==> 02-18: inputs <==
==> flow/design.v <==
module oppo (
    input [31:0] in,
    input        cin,
    output [31:0] in_abs
);
    assign in_abs = ({32{cin}} ^ in) + $unsigned(cin);
endmodule
module lzd_4 (
    input [3:0] in,
    output [1:0] out,
    output       zero
);
    assign zero = ~(|in); 
    assign out[0] = (in[2] | ~in[1]) & ~in[3];
    assign out[1] = ~(in[3] | in[2]);
endmodule
module lzd_16 (
    input [15:0] in,
    output [3:0] out,
    output       zero
);
    wire [3:0] z;
    wire [1:0] out_2 [3:0];
    lzd_4 lzd_4_0(in[15:12], out_2[0], z[0]);
    lzd_4 lzd_4_1(in[11: 8], out_2[1], z[1]);
    lzd_4 lzd_4_2(in[ 7: 4], out_2[2], z[2]);
    lzd_4 lzd_4_3(in[ 3: 0], out_2[3], z[3]);
    assign out[2] = z[0] & (~z[1] | z[2] & ~z[3]);
    assign out[3] = z[0] & z[1] & (~z[2] | ~z[3]);
    assign out[1:0] = {2{~out[3] & ~out[2]}} & out_2[0]
                    | {2{~out[3] &  out[2]}} & out_2[1]
                    | {2{ out[3] & ~out[2]}} & out_2[2]
                    | {2{ out[3] &  out[2]}} & out_2[3];
    assign zero = &z;
endmodule
module lzd_32 (
    input [31:0] in,
    output [4:0] out,
    output       zero
);
    wire [1:0] z;
    wire [3:0] out_3_0 [1:0];
    lzd_16 lzd_16_0(in[31:16], out_3_0[0], z[0]);
    lzd_16 lzd_16_1(in[15: 0], out_3_0[1], z[1]);
    assign out[4] = z[0];
    assign out[3:0] = {4{~z[0]}} & out_3_0[0] |
                      {4{ z[0]}} & out_3_0[1];
    assign zero = z[0] & z[1];
endmodule
module divider (
    input div_clk,
    input resetn,
    input div,
    input div_signed,
    input [31:0] x,
    input [31:0] y,
    output [31:0] s,
    output [31:0] r,
    output complete
);
    (*MAX_FANOUT = 50*) reg [64:0] rem;
    reg [31:0] quot;
    reg [31:0] quotM;
    reg [32:0] divisor;
    reg [ 5:0] cout;
    (*MAX_FANOUT = 50*) reg [ 4:0] current_state;
    reg [ 4:0] next_state;
    reg [31:0] x_abs_reg;
    reg [31:0] y_abs_reg;
    wire [31:0] s_abs;
    wire [31:0] r_abs;
    wire s_sign;
    wire r_sign;
    wire [31:0] x_abs;
    wire [31:0] y_abs;
    oppo oppo1(x, x[31] & div_signed, x_abs);
    oppo oppo2(y, y[31] & div_signed, y_abs);
    assign s_sign = x[31] ^ y[31];
    assign r_sign = x[31];
    always @(posedge div_clk) begin
        if (~resetn) begin
            x_abs_reg <= 0;
            y_abs_reg <= 0;
        end
        else if (current_state[0] & div)
            x_abs_reg <= x_abs;
            y_abs_reg <= y_abs;
    end
    wire [31:0] lzd_in;
    wire [ 4:0] lzd_out;
    wire [ 5:0] shft_amt;
    wire long_shft;
    wire short_shft;
    wire [ 5:0] lzd_shamt;
    wire [ 5:0] min_shamt;
    wire quot_one;
    wire [32:0] result;  
    wire zero;
    wire [64:0] shft_src;
    wire [64:0] shft_out;
    wire [32:0] add_A;
    wire [32:0] add_B;
    wire cin;
    wire [32:0] add_out;
    wire final_shift;
    reg  [5:0] first_shft;
    always @(posedge div_clk) begin
        if (~resetn)
            first_shft <= 6'b0;
        else if (current_state[1])
            first_shft <= shft_amt;
    end
    assign final_shift = cout <= lzd_shamt;
    assign shft_src = (current_state[1]) ? {33'b0, x_abs_reg}
                                         : rem;
    assign shft_out = shft_src << shft_amt;
    assign long_shft = ~(rem[64] ^ rem[63]);
    assign short_shft = rem[64] ^ rem[63];
    assign quot_one = shft_out[64] ^ shft_out[63];
    assign lzd_shamt = {zero, {5{~zero}} & lzd_out};
    assign min_shamt  = (~final_shift) ? lzd_shamt : cout;
    assign shft_amt = {6{short_shft}} & 6'b1
                    | {6{long_shft }} & min_shamt;
    assign lzd_in = (current_state[1]) ? y_abs_reg : rem[63:32] ^ {32{rem[64]}};
    assign add_A = shft_out[64:32];
    assign add_B = {33{~rem[64]}} ^ divisor;
    assign cin   = ~rem[64];
    assign add_out = add_A + add_B + $unsigned(cin);
    assign result = (quot_one) ? add_out
                               : shft_out[64:32];
    lzd_32 lzd(lzd_in, lzd_out, zero);
    always @(posedge div_clk) begin
        if (~resetn)
            divisor <= 33'b0;
        else if (current_state[1])
            divisor <= {1'b0, y_abs_reg << lzd_out};
    end
    always @(posedge div_clk) begin
        if (~resetn)
            rem <= 65'b0;
        else if (current_state[1])
            rem <= shft_out;
        else if (current_state[2])
            rem <= {result, rem[30:0], 1'b0};
    end
    wire [31:0] shft_quot = quot << shft_amt[4:0];
    wire [31:0] shft_quotM = ~(~quotM << shft_amt[4:0]);
    always @(posedge div_clk) begin
        if (~resetn | current_state[0]) begin
            quot  <= 32'b0;
            quotM <= 32'b0;
        end
        else if (current_state[2]) begin
            if (~shft_out[64] | shft_out[64] & shft_out[63]) 
                quot <= {shft_quot[31:1], ~shft_out[64] & shft_out[63]};
            else 
                quot <= {shft_quotM[31:1], 1'b1};
            if (~shft_out[64] & shft_out[63])
                quotM <= {shft_quot[31:1], 1'b0};
            else
                quotM <= {shft_quotM[31:1], ~(shft_out[64] & ~shft_out[63])};
        end
    end
    always @(posedge div_clk) begin
        if (~resetn | current_state[0])
            cout <= 6'b100000;
        else if (current_state[2])
            cout <= cout - shft_amt;
    end
    localparam IDLE = 5'b00001,
               INIT = 5'b00010,
               QUOT = 5'b00100,
               FIX  = 5'b01000,
               DONE = 5'b10000;
    always @(posedge div_clk) begin
        if (~resetn)
            current_state <= IDLE;
        else
            current_state <= next_state;
    end
    always @(*) begin
        case (current_state)
            IDLE: begin
                if (~resetn) 
                    next_state = IDLE;
                else if (div)
                    next_state = INIT;
                else
                    next_state = IDLE;
            end
            INIT: next_state = QUOT;
            QUOT: begin
                if (final_shift)
                    next_state = FIX;
                else 
                    next_state = QUOT;
            end
            FIX  :next_state = DONE;
            DONE: next_state = IDLE;
            default: next_state = IDLE;
        endcase
    end
    reg [31:0] s_abs_reg;
    reg [31:0] r_abs_reg;
    assign s_abs = (rem[64]) ? quotM : quot;
    assign r_abs = ((rem[64]) ? rem[63:32] + divisor[31:0] : rem[63:32]) >> first_shft;
    always @(posedge div_clk) begin
        if (~resetn) begin
            s_abs_reg <= 0;
            r_abs_reg <= 0;
        end
        else if (current_state[3])
            s_abs_reg <= s_abs;
            r_abs_reg <= r_abs;
    end
    oppo oppo3(s_abs_reg, s_sign & div_signed, s);
    oppo oppo4(r_abs_reg, r_sign & div_signed, r);
    assign complete = current_state[4];
endmodule
==> flow/run.sh <==
#!/bin/bash
# the make line also repeats each setting of config.mk as NAME=value (left out here)
make -C /OpenROAD-flow-scripts/flow DESIGN_CONFIG=/design/flow/config.mk WORK_HOME=/design/flow/orfs CLKGATE_MAP_FILE= finish
==> flow/config.mk <==
export PLATFORM = sky130hd
export DESIGN_NAME = divider
export DESIGN_NICKNAME = divider
export VERILOG_FILES = /design/flow/design.v
export SDC_FILE = /design/flow/constraint.sdc
export NUM_CORES = 4
export LEC_CHECK = 0
export CAP_MARGIN = 20
export CORE_MARGIN = 2
export CORE_UTILIZATION = 71
export CTS_CLUSTER_DIAMETER = 364
export CTS_CLUSTER_SIZE = 100
export PLACE_DENSITY = 0.39
export SLEW_MARGIN = 20
export TNS_END_PERCENT = 5
==> flow/constraint.sdc <==
create_clock -name core_clock -period 4.75 [get_ports {div_clk}]
set_input_delay 0.9500 -clock core_clock [delete_from_list [all_inputs] [get_ports {div_clk}]]
set_output_delay 0.9500 -clock core_clock [all_outputs]
set_load 0.01 [all_outputs]
==> 05-17 (differences from 02-18) <==
- CORE_UTILIZATION: 71 -> 40
- CTS_CLUSTER_DIAMETER: 364 -> default
- CTS_CLUSTER_SIZE: 100 -> default
- PLACE_DENSITY: 0.39 -> default
- TNS_END_PERCENT: 5 -> default
==> flow/constraint.sdc (replaced) <==
create_clock -name core_clock -period 9.99 [get_ports {div_clk}]
set_input_delay 1.9980 -clock core_clock [delete_from_list [all_inputs] [get_ports {div_clk}]]
set_output_delay 1.9980 -clock core_clock [all_outputs]
set_load 0.01 [all_outputs]
==> 06-01 (differences from 02-18) <==
- ABC_AREA: default -> 1
- CAP_MARGIN: 20 -> 30
- CELL_PAD_IN_SITES_DETAIL_PLACEMENT: default -> 1
- CORE_ASPECT_RATIO: default -> 0.62
- CORE_MARGIN: 2 -> 6
- CORE_UTILIZATION: 71 -> 47
- CTS_CLUSTER_DIAMETER: 364 -> default
- CTS_CLUSTER_SIZE: 100 -> 92
- GPL_ROUTABILITY_DRIVEN: default -> 1
- HOLD_SLACK_MARGIN: default -> 0.11
- PLACE_DENSITY: 0.39 -> 0.7
- SLEW_MARGIN: 20 -> 0
- TNS_END_PERCENT: 5 -> 85
==> flow/constraint.sdc (replaced) <==
create_clock -name core_clock -period 10.4 [get_ports {div_clk}]
set_input_delay 2.0800 -clock core_clock [delete_from_list [all_inputs] [get_ports {div_clk}]]
set_output_delay 2.0800 -clock core_clock [all_outputs]
set_load 0.01 [all_outputs]
==> qor summary <==
item                                                                             06-01                    05-17                      02-18
Basic Gates by Area                                                             31.52%                   22.65%                     22.65%
Worst slew margin relative to its limit                                         21.73%                   34.78%                          -
Netlist Area Pre-Place                                                       30260 µm²                32180 µm²                  32180 µm²
Period utilization                                                              94.21%                   97.79%                          -
Count of unresolved DRC violations after routing                                     0                        0                          -
Run status                                                              finished clean           finished clean  aborted with a tool error
Last stage reached                                                                   -                        -   global routing (5_1_grt)
Non-clock buffers                                                                  214                      301                          -
Crit. End Element                                                            flip-flop                flip-flop                          -
End of the worst register-to-register path                                     rem[64]                  rem[64]                          -
Net count after synthesis                                                         5332                     4634                       4634
Number of gates on the worst path with buffers counted                              56                       39                          -
Chip width                                                                    334.3 µm                 287.7 µm                   216.9 µm
Post-Synth XOR/XNOR Area                                                        8.361%                   7.293%                     7.293%
Chip area                                                                    70790 µm²                82750 µm²                  47050 µm²
Most frequently used cell type in the post-synthesis netlist  sky130_fd_sc_hd__nand2_1  sky130_fd_sc_hd__nor2_1    sky130_fd_sc_hd__nor2_1
Worst-case setup slack after placement                                        875.8 ps                -38.78 ps                   -3915 ps
Largest incremental delay on the critical path                                  400 ps                   580 ps                          -
Max frequency                                                                102.1 MHz                102.4 MHz                          -
Final design area excluding fillers                                          33180 µm²                36320 µm²                          -
Synthesized instance count                                                        5178                     4480                       4480
Final cell utilization of the core                                              52.69%                   45.39%                          -
Number of hold violations in the final report                                        0                        0                          -
